## run A
// MIPS
module MIPS(
    input [15:0] data_in,
    input clk,
    input interrupt,
    input reset,
    output [15:0] data_out,
    output [15:0] pm_addr,
    input [31:0] pm_rdata,
    output dm_en,
    output dm_we,
    output [15:0] dm_addr,
    output [15:0] dm_wdata,
    input [15:0] dm_rdata
    );
clock: 6.8 ns
lec_check: 0
cap_margin: 20
core_margin: 2
core_utilization: 40
place_density: 0.6
slew_margin: 20
run.sh (not shown) runs the stock make flow with config.mk's settings and CLKGATE_MAP_FILE=.
From the logs: run A reached the end of the flow and failed the layout checks with setup timing.
### run A -> run B
Settings: PLACE_DENSITY no longer set, was 0.6; CTS_CLUSTER_SIZE now 51, previously not set; CORE_UTILIZATION now 57, was 40; the clock period (ns, I/O delays scaled along) now 6.33, was 6.8.
==> results <==
- The flow completed for run B, but it is not clean: the layout still shows setup timing.
- Although it ran to completion, run A produced a layout that fails the final checks because of setup timing.
- Run B vs run A, final area went down by 1.4%.
- Against run A, run B reports a global-route usage that is higher.
- In the metrics for run B and run A, the one carrying the higher worst setup slack before clock tree synthesis is run A.
- Run B vs run A, total power draw went up by 7.3%.
- Beginning of the critical path: dm_rdata[0] -> run A, dm_rdata[8] -> run B
Relative to run B, the following input files were edited for run C:
Settings: ABC_AREA: unset -> 1; CTS_CLUSTER_SIZE: 51 -> unset; PLACE_DENSITY: unset -> 0.6; CORE_UTILIZATION: 57 -> 69; the clock period (ns, I/O delays scaled along): 6.33 -> 10.9.
Findings:
Run C: flow completed, timing, DRC and antenna clean. Core utilization on run C is up relative to run B. Run C vs. run B: part of the cycle the worst path needs shrank by 16 points; total leakage power shows a reduction of 1.4 nW. Run B -> run C: synthesized area per cell decreased by more than 10%. Run C — power share of the combinational group 4.3 points lower, run B as reference. Total power (higher): run B. Number of well taps: higher on run B. Between run C and run B, clock insertion delay at the later pin of the skew report is higher for run B, run C comes in under that. On run C: register-to-register slack is 4160 ps higher than what run B gave. Compared to run B, the router laid down less metal wire for run C.
What run D does differently from run C at the input level:
Settings: CORE_UTILIZATION changed from 69 to 40; PLACE_DENSITY removed (was 0.6); GPL_ROUTABILITY_DRIVEN newly set to 0; MAX_ROUTING_LAYER newly set to met4; ABC_AREA removed (was 1); CELL_PAD_IN_SITES_DETAIL_PLACEMENT newly set to 2; PLACE_DENSITY_LB_ADDON newly set to 0.13; CORE_MARGIN changed from 2 to 10; CTS_CLUSTER_DIAMETER newly set to 391; the clock period (ns, I/O delays scaled along) changed from 10.9 to 12.0.
- No stage failed in run D, and the final checks on the layout all came back clean.
- Of run C and run D, the run reporting the lower areal power density over the cells was run D.
- The lower post-layout utilization of the core of run C and run D is in run D.
- Run D vs run C: wire length of the first global-routing pass up
- Compared with run C, run D shows a number of antenna diodes that is 8 higher.
- Run D ends up with higher wire length per cell after detailed routing than run C does.
- Going from run C to run D, number of standard cells after synthesis now sits lower, share of the final layout cell area in sequential cells decreased 1.4 points, final area went up, area fraction in xor and xnor cells now larger.

---

== wip/indigo ==
Starting RTL as in the previous note.
clock: 11.7 ns
lec_check: 0
abc_area: 1
cap_margin: 35
cell_pad_in_sites_detail_placement: 1
cell_pad_in_sites_global_placement: 3
core_aspect_ratio: 1.71
core_margin: 10
core_utilization: 23
cts_cluster_diameter: 205
gpl_routability_driven: 1
gpl_timing_driven: 1
hold_slack_margin: -0.01
max_routing_layer: met4
min_routing_layer: met2
slew_margin: 20
tns_end_percent: 70
Tool error DRT-0255 stopped wip/indigo during detailed routing (5_2_route); no final results.
diff inputs: wip/indigo => wip/violet
==> flow/config.mk <==
export PLATFORM = sky130hd
export DESIGN_NAME = MIPS
export DESIGN_NICKNAME = MIPS
export VERILOG_FILES = /design/flow/design.v
export SDC_FILE = /design/flow/constraint.sdc
export NUM_CORES = 4
export LEC_CHECK = 0
export CAP_MARGIN = 20
export CORE_MARGIN = 2
export CORE_UTILIZATION = 58
export PLACE_DENSITY = 0.6
export SLEW_MARGIN = 20
==> flow/constraint.sdc <==
create_clock -name core_clock -period 6.37 [get_ports {clk}]
set_input_delay 1.2740 -clock core_clock [delete_from_list [all_inputs] [get_ports {clk}]]
set_output_delay 1.2740 -clock core_clock [all_outputs]
set_load 0.01 [all_outputs]
Findings:
In wip/violet relative to wip/indigo, core footprint had gone down by more than half. Compared with wip/indigo, wip/violet shows CTS buffer count that has gone down by a few percent. Diff wip/indigo -> wip/violet | number of global-route vias before repair | decrease of 17859. wip/violet had finished all stages when the layout checks came back failing, citing negative setup slack.
diff inputs: wip/violet => wip/willow
diff --git a/flow/config.mk b/flow/config.mk
--- a/flow/config.mk
+++ b/flow/config.mk
@@ -8,4 +8,10 @@
-export CAP_MARGIN = 20
-export CORE_MARGIN = 2
-export CORE_UTILIZATION = 58
-export PLACE_DENSITY = 0.6
+export CAP_MARGIN = 40
+export CELL_PAD_IN_SITES_DETAIL_PLACEMENT = 1
+export CELL_PAD_IN_SITES_GLOBAL_PLACEMENT = 2
+export CORE_MARGIN = 10
+export CORE_UTILIZATION = 22
+export CTS_CLUSTER_DIAMETER = 205
+export GPL_ROUTABILITY_DRIVEN = 1
+export GPL_TIMING_DRIVEN = 1
+export PLACE_DENSITY = 0.92
+export SETUP_SLACK_MARGIN = -0.53
==> flow/constraint.sdc <==
create_clock -name core_clock -period 11.7 [get_ports {clk}]
set_input_delay 2.3400 -clock core_clock [delete_from_list [all_inputs] [get_ports {clk}]]
set_output_delay 2.3400 -clock core_clock [all_outputs]
set_load 0.01 [all_outputs]
[summary]
- wip/willow finished every step from synthesis to the final layout, and the layout passed the timing, DRC and antenna checks.
- Sort wip/willow and wip/violet by proportion of power drawn by flip-flops and latches, ascending, and wip/violet comes first.
- Re combinational group share of total power: wip/willow is 6.1 points down on wip/violet.
- Comparing the two runs side by side, wip/willow comes out ahead of wip/violet on relative max-transition margin.
- From wip/willow to wip/violet, post-synthesis cell area did not move at all.
- [diff] worst-case register-to-register setup slack, wip/willow relative to wip/violet: improvement
The following lists how wip/maple was set up differently from wip/willow:
==> flow/config.mk <==
export PLATFORM = sky130hd
export DESIGN_NAME = MIPS
export DESIGN_NICKNAME = MIPS
export VERILOG_FILES = /design/flow/design.v
export SDC_FILE = /design/flow/constraint.sdc
export NUM_CORES = 4
export LEC_CHECK = 0
export CAP_MARGIN = 20
export CORE_MARGIN = 2
export CORE_UTILIZATION = 57
export SETUP_SLACK_MARGIN = 2.13
export SLEW_MARGIN = 20
==> flow/constraint.sdc <==
create_clock -name core_clock -period 8.31 [get_ports {clk}]
set_input_delay 1.6620 -clock core_clock [delete_from_list [all_inputs] [get_ports {clk}]]
set_output_delay 1.6620 -clock core_clock [all_outputs]
set_load 0.01 [all_outputs]
==> comparison <==
Changes observed in wip/maple relative to wip/willow: share of final layout cell area taken by non-clock buffers has increased, part of the power in the clock network fell by 1.4 points.
A worst setup path endpoint of pm_addr[12] is what wip/maple shows, while pm_addr[7] belongs to wip/willow.
Taking wip/willow as the reference, in wip/maple tap cell count went down 1524, logic share of the area now larger, end-of-flow core utilization grew by 42 points, leakage component of the power now sits higher, critical path data required time now sits lower.
In wip/maple relative to wip/willow, via count had gone up by a few percent.
### wip/maple -> wip/lagoon
diff --git a/flow/config.mk b/flow/config.mk
--- a/flow/config.mk
+++ b/flow/config.mk
@@ -8 +8,3 @@
-export CAP_MARGIN = 20
+export CAP_MARGIN = 5
+export CELL_PAD_IN_SITES_DETAIL_PLACEMENT = 0
+export CELL_PAD_IN_SITES_GLOBAL_PLACEMENT = 1
@@ -10,2 +12,5 @@
-export CORE_UTILIZATION = 57
-export SETUP_SLACK_MARGIN = 2.13
+export CORE_UTILIZATION = 61
+export CTS_CLUSTER_DIAMETER = 205
+export GPL_ROUTABILITY_DRIVEN = 0
+export GPL_TIMING_DRIVEN = 1
+export SETUP_SLACK_MARGIN = 1.25
==> flow/constraint.sdc <==
create_clock -name core_clock -period 6.41 [get_ports {clk}]
set_input_delay 1.2820 -clock core_clock [delete_from_list [all_inputs] [get_ports {clk}]]
set_output_delay 1.2820 -clock core_clock [all_outputs]
set_load 0.01 [all_outputs]
--- outcome ---
wip/lagoon finished all stages; layout check result: FAIL, due to negative setup slack. On initial standard-cell utilization of the core, the higher figure sits with wip/lagoon, not wip/maple. wip/lagoon against wip/maple: area after synthesis was more or less identical, combined buffer and inverter count along the critical path moved up, worst setup slack decreased 1.18 ns, number of cells in the finished layout apart from fillers now sits higher. wip/lagoon vs. wip/maple: net count reported at finish went up by 98.
Power is estimated from default activity; no workload was simulated.
